==> 05-25 <==
// error_correction
module error_correction # (
    parameter puf_sig_length     = 256,
    parameter ipid_N             = 16
)
(
    input                                clk,
    input                                rst_n,
    input        [1:0]                   pcm_instruction,
    input        [puf_sig_length-1:0]    pcm_puf_in,
    input                                pcm_puf_in_valid,
    input        [$clog2(ipid_N)-1:0]    pcm_ipid_number,
    output logic [puf_sig_length-1:0]    pcm_puf_out,
    output logic                         pcm_puf_out_valid,
    output logic                         pcm_S_c  
);  
typedef enum logic [1:0] {IDLE, PROVISION_ID, CORRECT_SIG} state_t;
state_t state_r; 
logic [(6*(puf_sig_length/16))-1:0] parity_bits [0:ipid_N-1];
wire [puf_sig_length-1:0] temp_corrected_out; 
genvar j;
generate
    for (j =0; j < puf_sig_length/16; j++) begin
        error_module errorX (.data(pcm_puf_in[((j+1)*16)-1:j*16]), .parity(parity_bits[pcm_ipid_number][((j+1)*6)-1:j*6]), .corrected_out(temp_corrected_out[((j+1)*16)-1:j*16]));
    end 
endgenerate 
always @(posedge clk) begin
    if (state_r == PROVISION_ID && pcm_puf_in_valid) begin
        for (int i = 0; i < puf_sig_length/16; i++) begin
            parity_bits[pcm_ipid_number][0+(6*i)] <= pcm_puf_in[2+(16*i)] ^ pcm_puf_in[5+(16*i)] ^ pcm_puf_in[7+(16*i)] ^ pcm_puf_in[9+(16*i)] ^ pcm_puf_in[11+(16*i)] ^ pcm_puf_in[14+(16*i)];
            parity_bits[pcm_ipid_number][1+(6*i)] <= pcm_puf_in[1+(16*i)] ^ pcm_puf_in[4+(16*i)] ^ pcm_puf_in[7+(16*i)] ^ pcm_puf_in[8+(16*i)] ^ pcm_puf_in[10+(16*i)] ^ pcm_puf_in[13+(16*i)] ^ pcm_puf_in[14+(16*i)] ^ pcm_puf_in[15+(16*i)];
            parity_bits[pcm_ipid_number][2+(6*i)] <= pcm_puf_in[0+(16*i)] ^ pcm_puf_in[4+(16*i)] ^ pcm_puf_in[5+(16*i)] ^ pcm_puf_in[6+(16*i)] ^ pcm_puf_in[9+(16*i)] ^ pcm_puf_in[10+(16*i)] ^ pcm_puf_in[11+(16*i)] ^ pcm_puf_in[12+(16*i)] ^ pcm_puf_in[14+(16*i)] ^ pcm_puf_in[15+(16*i)];
  ...
clock: 2.2 ns
lec_check: 0
cap_margin: 25
core_margin: 9
core_utilization: 71
cts_cluster_size: 100
gpl_timing_driven: 0
hold_slack_margin: -0.01
min_routing_layer: met1
place_density_lb_addon: 0.27
setup_slack_margin: 0.52
slew_margin: 20
tns_end_percent: 100
run.sh (not shown) runs the stock make flow with config.mk's settings and CLKGATE_MAP_FILE=.
==> 07-02: changes against 05-25 <==
==> flow/config.mk (replaced) <==
export PLATFORM = sky130hd
export DESIGN_NAME = error_correction
export DESIGN_NICKNAME = error_correction
export VERILOG_FILES = /design/flow/design.v
export SDC_FILE = /design/flow/constraint.sdc
export NUM_CORES = 4
export LEC_CHECK = 0
export CAP_MARGIN = 20
export CORE_MARGIN = 2
export CORE_UTILIZATION = 64
export SLEW_MARGIN = 20
==> flow/constraint.sdc (replaced) <==
create_clock -name core_clock -period 2.21 [get_ports {clk}]
set_input_delay 0.4420 -clock core_clock [delete_from_list [all_inputs] [get_ports {clk}]]
set_output_delay 0.4420 -clock core_clock [all_outputs]
set_load 0.01 [all_outputs]
==> 09-15: changes against 05-25 <==
==> flow/config.mk (replaced) <==
export PLATFORM = sky130hd
export DESIGN_NAME = error_correction
export DESIGN_NICKNAME = error_correction
export VERILOG_FILES = /design/flow/design.v
export SDC_FILE = /design/flow/constraint.sdc
export NUM_CORES = 4
export LEC_CHECK = 0
export CAP_MARGIN = 20
export CORE_MARGIN = 2
export CORE_UTILIZATION = 70
export CTS_CLUSTER_SIZE = 37
export HOLD_SLACK_MARGIN = 0.29
export SETUP_SLACK_MARGIN = 0.63
export SLEW_MARGIN = 20
==> flow/constraint.sdc (replaced) <==
create_clock -name core_clock -period 2.21 [get_ports {clk}]
set_input_delay 0.4420 -clock core_clock [delete_from_list [all_inputs] [get_ports {clk}]]
set_output_delay 0.4420 -clock core_clock [all_outputs]
set_load 0.01 [all_outputs]
==> comparison <==
- 09-15 died in clock tree synthesis, error DPL-0033. 07-02 finished but failed the layout checks on negative setup slack. 05-25 died in global routing.
- Die area: 09-15 < 05-25 < 07-02.
- Synthesized area is the same in 05-25 and 09-15.
- Synthesized cell count is the same in 05-25 and 09-15.
==> figures <==
| quantity | 07-02 | 05-25 | 09-15 |
|---|---|---|---|
| Level count of the clock H-tree | 4 | 4 | - |
| Width of the die | 359 µm | 355 µm | 343 µm |
| Number of buffers added by the clock tree synthesis step | 179 | 172 | - |
| Result of the run | failed layout checks | did not finish | did not finish |
| Last stage reached | - | global routing | clock tree synthesis |
| Reasons for failing layout checks | negative setup slack | - | - |
| Placed Instances | 7486 | 6602 | 7388 |
| Core footprint | 125000 µm² | 112000 µm² | 114000 µm² |
| Count of input and output buffers | 522 | 506 | 522 |
| Cell Area, Placed | 97000 µm² | 90600 µm² | 97300 µm² |
| Die Ht | 359 µm | 355 µm | 343 µm |
| Placer congestion estimate | 0.906 | 0.926 | 0.925 |
| Placement Setup Slack | -1.44 ns | -3.34 ns | -1.52 ns |
| Maximum root-to-sink buffer count | 3 | 3 | - |
| Count of cells resized by post-cts repair | 820 | 649 | - |
| # clock sinks | 1797 | 1797 | - |
| Detail Placement HPWL | 145000 µm | 178000 µm | 159000 µm |
| CTS Root Buffer Type | sky130_fd_sc_hd__clkbuf_16 | sky130_fd_sc_hd__clkbuf_16 | - |

========
==> 01-01 <==
error_correction again, from the RTL that the note above started with.
clock: 2.21 ns
lec_check: 0
cap_margin: 20
core_margin: 2
core_utilization: 64
cts_cluster_size: 54
hold_slack_margin: 0.3
setup_slack_margin: 0.33
slew_margin: 20
==> inputs of 03-17, as changes to 01-01 <==
CORE_UTILIZATION = 70   (was 64)
CTS_CLUSTER_SIZE = 30   (was 54)
HOLD_SLACK_MARGIN = not set   (was 0.3)
PLACE_DENSITY = 0.6   (was not set)
SETUP_SLACK_MARGIN = not set   (was 0.33)
==> flow/constraint.sdc (replaced) <==
create_clock -name core_clock -period 2.75 [get_ports {clk}]
set_input_delay 0.5500 -clock core_clock [delete_from_list [all_inputs] [get_ports {clk}]]
set_output_delay 0.5500 -clock core_clock [all_outputs]
set_load 0.01 [all_outputs]
==> comparison table <==
Run status: 01-01 finished with violations; 03-17 did not finish
Last stage reached: 01-01 -; 03-17 global routing (5_1_grt)
Reasons for failing layout checks: 01-01 setup timing; 03-17 -
Number of flops mapped to enable cells by yosys: 01-01 1536; 03-17 1536
# hold bufs at CTS: 01-01 8; 03-17 1
Routability-driven placement congestion ratio: 01-01 0.906; 03-17 0.920
Hpwl dp: 01-01 145000 microns; 03-17 156000 microns
Floorplan-stage core utilization: 01-01 64.3%; 03-17 70.6%
Synth Register Bits: 01-01 1797; 03-17 1797
Die Wd: 01-01 359 microns; 03-17 343 microns
Number of ports placed on the die boundary: 01-01 523; 03-17 523
Max H-tree Level: 01-01 4; 03-17 4
Netlist area before placement: 01-01 80600 sq um; 03-17 80600 sq um
Overall die height: 01-01 359 microns; 03-17 343 microns
Number of buffers added by the clock tree synthesis step: 01-01 179; 03-17 175
Placeable core region: 01-01 125000 sq um; 03-17 114000 sq um
Summed standard-cell area reported by yosys: 01-01 80600 sq um; 03-17 80600 sq um
Mean instance size in the synthesized netlist: 01-01 18.1 sq um; 03-17 18.1 sq um
Number of gates resized after cts: 01-01 1487; 03-17 443
Share of synthesized area spent on multiplexers: 01-01 13.5%; 03-17 13.5%
Library cells used by synthesis: 01-01 73; 03-17 73
Cell area after placement: 01-01 97000 sq um; 03-17 96500 sq um
Number of placement rows: 01-01 130; 03-17 124
Number of setup buffers added after CTS: 01-01 100; 03-17 43
Total Die Area: 01-01 129000 sq um; 03-17 118000 sq um
Share of flip-flops with an asynchronous set or reset after synthesis: 01-01 14.5%; 03-17 14.5%
Number of placed instances with taps included: 01-01 7486; 03-17 7320
Area fraction in xor and xnor cells: 01-01 10.7%; 03-17 10.7%
Placement Setup Slack: 01-01 -1.44 ns; 03-17 -1.11 ns
